==> flow/design.v (excerpt) <==
module apb_ram (
  input presetn,
  input pclk,
  input psel,
  input penable,
  input pwrite,
  input [31:0] paddr, pwdata,
  output reg [31:0] prdata,
  output reg pready, pslverr
);
  reg [31:0] mem [32];
  typedef enum {idle = 0, setup = 1, access = 2, transfer = 3} state_type;
  state_type state;
  always@(posedge pclk)
    begin
      if(presetn == 1'b0)  
        begin
        state <= idle;
        prdata <= 32'h00000000;
        pready <= 1'b0;
        pslverr <= 1'b0;
        for(int i = 0; i < 32; i++) 
        begin
          mem[i] <= 0;
        end
       end 
      else 
        begin
      case(state)
      idle : 
      begin
        prdata <= 32'h00000000;
        pready <= 1'b0;
        pslverr <= 1'b0;
        state   <= setup;
      end
      setup:  
      begin
           if(psel == 1'b1)
             state <= access;
           else
             state <= setup;
      end
      access: 
      begin 
        if(pwrite && penable) 
          begin
            if(paddr < 32) 
            begin
            mem[paddr] <= pwdata;
            state <= transfer;
            pslverr <= 1'b0;
            pready  <= 1'b1;
            end
            else 
            begin
            state <= transfer;
            pready <= 1'b1;
            pslverr <= 1'b1;
            end
          end
        else if (!pwrite && penable)
            begin
            if(paddr < 32) 
            begin
            prdata <= mem[paddr];
            state <= transfer;
            pready <= 1'b1;
            pslverr <= 1'b0;
            end
            else 
            begin
            state <= transfer;
            pready <= 1'b1;
            pslverr <= 1'b1;
            prdata <= 32'h00000000;
            end
          end
        else
           state <= setup;
       end  
        transfer: begin
          state <= setup;
          pready <= 1'b0;
          pslverr <= 1'b0;
        end
      default : state <= idle;
      endcase      
    end
  end
endmodule
Size in the first run: roughly 3500 cells after synthesis, ~1100 flip-flops, about 0.047 mm² of cells after synthesis.
clock: 2.6 ns
lec_check: 0
cap_margin: 20
core_margin: 8
core_utilization: 40
gpl_routability_driven: 0
gpl_timing_driven: 0
hold_slack_margin: -0.04
max_routing_layer: met5
setup_slack_margin: 0.33
slew_margin: 30
tns_end_percent: 95
run.sh (not shown) runs the stock make flow with config.mk's settings and CLKGATE_MAP_FILE=.
Rerun with:
Settings changed: ABC_AREA set to 1, CORE_MARGIN 8 to 2, CORE_UTILIZATION 40 to 72, CTS_CLUSTER_DIAMETER set to 378, GPL_ROUTABILITY_DRIVEN 0 to unset, GPL_TIMING_DRIVEN 0 to unset, HOLD_SLACK_MARGIN -0.04 to unset, MAX_ROUTING_LAYER met5 to unset, PLACE_DENSITY set to 0.36, SETUP_SLACK_MARGIN 0.33 to unset, SLEW_MARGIN 30 to 20, TNS_END_PERCENT 95 to unset.
Clock period 2.6 ns to 1.9 ns, I/O delays scaled along.
What happened:
- This time the run completed and failed the layout checks on setup timing
- utilization rose by 34 points
- worst setup slack loses 100 ps
- clock skew is higher by 8.5 ps
- design area increases by a few percent
- non-clock buffer count came out lower by 161
- final cell count rises by a quarter to a third
- die size drops by well over a third
- synthesized cell count is higher by well over a third
- critical path depth goes up by 2
- area after synthesis increases by roughly a tenth
Rerun with:
Settings changed: ABC_AREA 1 to unset, CORE_UTILIZATION 72 to 40, CTS_CLUSTER_DIAMETER 378 to unset, GPL_ROUTABILITY_DRIVEN set to 0, GPL_TIMING_DRIVEN set to 0, MAX_ROUTING_LAYER set to met4, PLACE_DENSITY 0.36 to unset.
Clock period 1.9 ns to 2.6 ns, I/O delays scaled along.
The new run reached the layout checks and failed them: setup timing.
Count of clock-buffer cells in the layout came out higher by 28.
Worst setup slack gets worse by 130 ps.
Combinational power is lower by well over a third.
Cell area goes down by a few percent.
Worst hold slack gains 200 ps.
Clock skew goes up by 9.7 ps.
Rerun with:
Settings changed: ABC_AREA set to 0, CORE_UTILIZATION 40 to 70, CTS_CLUSTER_SIZE set to 16, GPL_ROUTABILITY_DRIVEN 0 to unset, GPL_TIMING_DRIVEN 0 to unset, MAX_ROUTING_LAYER met4 to unset, SETUP_SLACK_MARGIN set to 0.4.
Clock period 2.6 ns to 1.35 ns, I/O delays scaled along.
Outcome: With this change the flow reached the layout checks and failed them: hold timing, setup timing. Utilization increases by 39 points. Worst setup slack loses 550 ps. Sequential share of layout area decreases by 0.94 points. Design area increases by 1.8%. Worst hold slack loses 300 ps. Sequential power increases by 93%.
Rerun with:
Settings changed: ABC_AREA 0 to unset, CORE_UTILIZATION 70 to 71, CTS_CLUSTER_SIZE 16 to unset, SETUP_SLACK_MARGIN 0.4 to unset.
Clock period 1.35 ns to 2.36 ns, I/O delays scaled along.
Outcome:
- The new run produced a clean layout
- first-iteration DRC count went down by 16%
- wire length came out lower by 11%
- synthesized area does not change
Rerun with:
Settings changed: ABC_AREA set to 1, CORE_UTILIZATION 71 to 72, CTS_CLUSTER_DIAMETER set to 378, CTS_CLUSTER_SIZE set to 18, PLACE_DENSITY set to 0.36.
Clock period 2.36 ns to 1.31 ns, I/O delays scaled along.
What happened:
- Now the flow completed and failed the layout checks on setup timing
- routed wire length went up by 26%
- synthesized area went up by 12%
- design area went up by 16%
- via count went up by 38%

run A:
apb_ram again, from the RTL that the note above started with.
export LEC_CHECK = 0
export CAP_MARGIN = 20
export CELL_PAD_IN_SITES_GLOBAL_PLACEMENT = 0
export CORE_MARGIN = 2
export CORE_UTILIZATION = 72
export CTS_CLUSTER_SIZE = 32
export GPL_TIMING_DRIVEN = 1
export HOLD_SLACK_MARGIN = -0.07
export PLACE_DENSITY_LB_ADDON = 0.25
export SETUP_SLACK_MARGIN = -0.17
export SLEW_MARGIN = 40
create_clock -name core_clock -period 1.81 [get_ports {pclk}]
Nothing crashed in run A and all stages finished; the problem is that the final layout failed, the offending checks being setup timing.
Modified inputs, run B compared to run A
- CELL_PAD_IN_SITES_GLOBAL_PLACEMENT removed (was 0)
- SETUP_SLACK_MARGIN removed (was -0.17)
- CTS_CLUSTER_SIZE removed (was 32)
- GPL_TIMING_DRIVEN removed (was 1)
- CORE_UTILIZATION changed from 72 to 40
- HOLD_SLACK_MARGIN removed (was -0.07)
- PLACE_DENSITY_LB_ADDON removed (was 0.25)
- SLEW_MARGIN changed from 40 to 20
- the clock period (ns, I/O delays scaled along) changed from 1.81 to 2.36
==> comparison <==
The register area was comparable across run A and run B. From run A to run B, AND-OR/OR-AND share of the synthesized area did not move at all. On run B: power density over the cells is 22% lower than what run A gave. Compared with run A, run B shows a lower worst clock skew on the final layout. For the post-cts resize count, run B came in 62 lower than run A did. Run B: no failed stages, no open violations at the end.
Input-level comparison between run C and run B:
- SLEW_MARGIN changed from 20 to 40
- CORE_UTILIZATION changed from 40 to 69
- HOLD_SLACK_MARGIN newly set to -0.07
- GPL_TIMING_DRIVEN newly set to 1
- CELL_PAD_IN_SITES_GLOBAL_PLACEMENT newly set to 0
- PLACE_DENSITY_LB_ADDON newly set to 0.08
- the clock period (ns, I/O delays scaled along) changed from 2.36 to 2.16
The final report for run C shows a completed flow and a layout that fails verification, specifically setup timing. Number of vias after detailed routing in run C is 7.0% above run B. Run C against run B: total non-filler cell area in the finished layout shrank by 530 um2; number of fillers in the final layout shrank by 67%. Taking run B as the reference point, the hold slack of run C rises by 75 ps. The met2 wire length of run C falls short of that of run B by 1.9%. Synthesized area: run C vs run B — no meaningful difference. Re total power: run B was lower than run C. Insertion delay to the later sink of the worst-skew pair, run B and run C, higher one = run B. The internal power consumption in run B is 0.909 times that in run C.
### run C -> run D
- swapping 40 for 20 in SLEW_MARGIN
- swapping 69 for 40 in CORE_UTILIZATION
- putting SETUP_SLACK_MARGIN at 0.09 where nothing was set
- clearing PLACE_DENSITY_LB_ADDON, which used to be 0.08
- clearing HOLD_SLACK_MARGIN, which used to be -0.07
- clearing CELL_PAD_IN_SITES_GLOBAL_PLACEMENT, which used to be 0
- clearing GPL_TIMING_DRIVEN, which used to be 1
- swapping 2.16 for 2.36 in the clock period (ns, I/O delays scaled along)
Results
- Run D: full flow OK, the timing, design-rule and antenna checks passed
- Worst setup slack on run D is up relative to run C.
- Summary: with run C as the reference, core region area in run D moved up by more than half.
- Taking run C as the reference point, the number of fillers in the final layout of run D rises by about 200%.
- Lower cell depth of the worst min-delay path was reported by run D, not run C.
- Overall track demand over capacity in global routing: lower on run D
- Of run D and run C, the higher total power belongs to run C.
- Taking run C as the reference, in run D portion of total power attributed to the clock network lost 0.9 points, buffer count excluding the clock tree in the final layout rose by 13, met2 track demand over resource in global routing decreased 26 points, overall die width up 81 um.

build 44:
apb_ram again, from the RTL that the note above started with.
==> flow/config.mk <==
export PLATFORM = sky130hd
export DESIGN_NAME = apb_ram
export DESIGN_NICKNAME = apb_ram
export VERILOG_FILES = /design/flow/design.v
export SDC_FILE = /design/flow/constraint.sdc
export NUM_CORES = 4
export LEC_CHECK = 0
export ABC_AREA = 1
export CAP_MARGIN = 20
export CORE_MARGIN = 2
export CORE_UTILIZATION = 68
export CTS_CLUSTER_DIAMETER = 378
export SLEW_MARGIN = 20
==> flow/constraint.sdc <==
create_clock -name core_clock -period 1.31 [get_ports {pclk}]
set_input_delay 0.2620 -clock core_clock [delete_from_list [all_inputs] [get_ports {pclk}]]
set_output_delay 0.2620 -clock core_clock [all_outputs]
set_load 0.01 [all_outputs]
From the logs: build 44 reached the end of the flow and failed the layout checks with negative setup slack.
> inputs changed (build 44 -> build 60)
Settings: PLACE_DENSITY newly set to 0.66; ABC_AREA removed (was 1); CTS_CLUSTER_DIAMETER removed (was 378); CORE_UTILIZATION changed from 68 to 72; the clock period (ns, I/O delays scaled along) changed from 1.31 to 2.13.
Status for build 60 and build 44: no clean run. Build 60: all stages done; final checks FAILED (negative setup slack). Status build 44: flow complete, layout not clean - negative setup slack. Build 60: final standard cell count with taps included and fillers excluded 2687 below build 44. [compare] base=build 44 new=build 60: worst hold slack has increased, power per cell area lost about 32%, period utilization fell by 48 points, die area saw a decrease. Min chip area line of the yosys report across build 60 and build 44: build 60. Cmp build 60 vs build 44: total routed wirelength lower in build 60.
#### Input delta (build 33 over build 60)
Settings: setting GPL_TIMING_DRIVEN to 1 for the first time; setting CELL_PAD_IN_SITES_GLOBAL_PLACEMENT to 0 for the first time; changing CORE_UTILIZATION from 72 to 67; setting HOLD_SLACK_MARGIN to -0.07 for the first time; removing PLACE_DENSITY (formerly 0.66); changing SLEW_MARGIN from 20 to 40; changing the clock period (ns, I/O delays scaled along) from 2.13 to 1.4.
==> results <==
- The pin count of the biggest net entering global routing of build 33 exceeds that of build 60 by 80%.
- Every stage of build 60 finished as expected; the final checks, on the other hand, flagged negative setup slack, which means the layout fails.
- [flow] build 33 | stages: complete | final checks: fail | reason: negative setup slack
- [build 33] total met2 wirelength after detailed routing rose 6.9% relative to build 60
- Summary of build 33 over build 60: switching fraction of total power increased by 0.90 points relative to the old numbers, worst hold path depth grew by 1.
Power figures rest on the tool's default switching activity, not on a simulated workload.
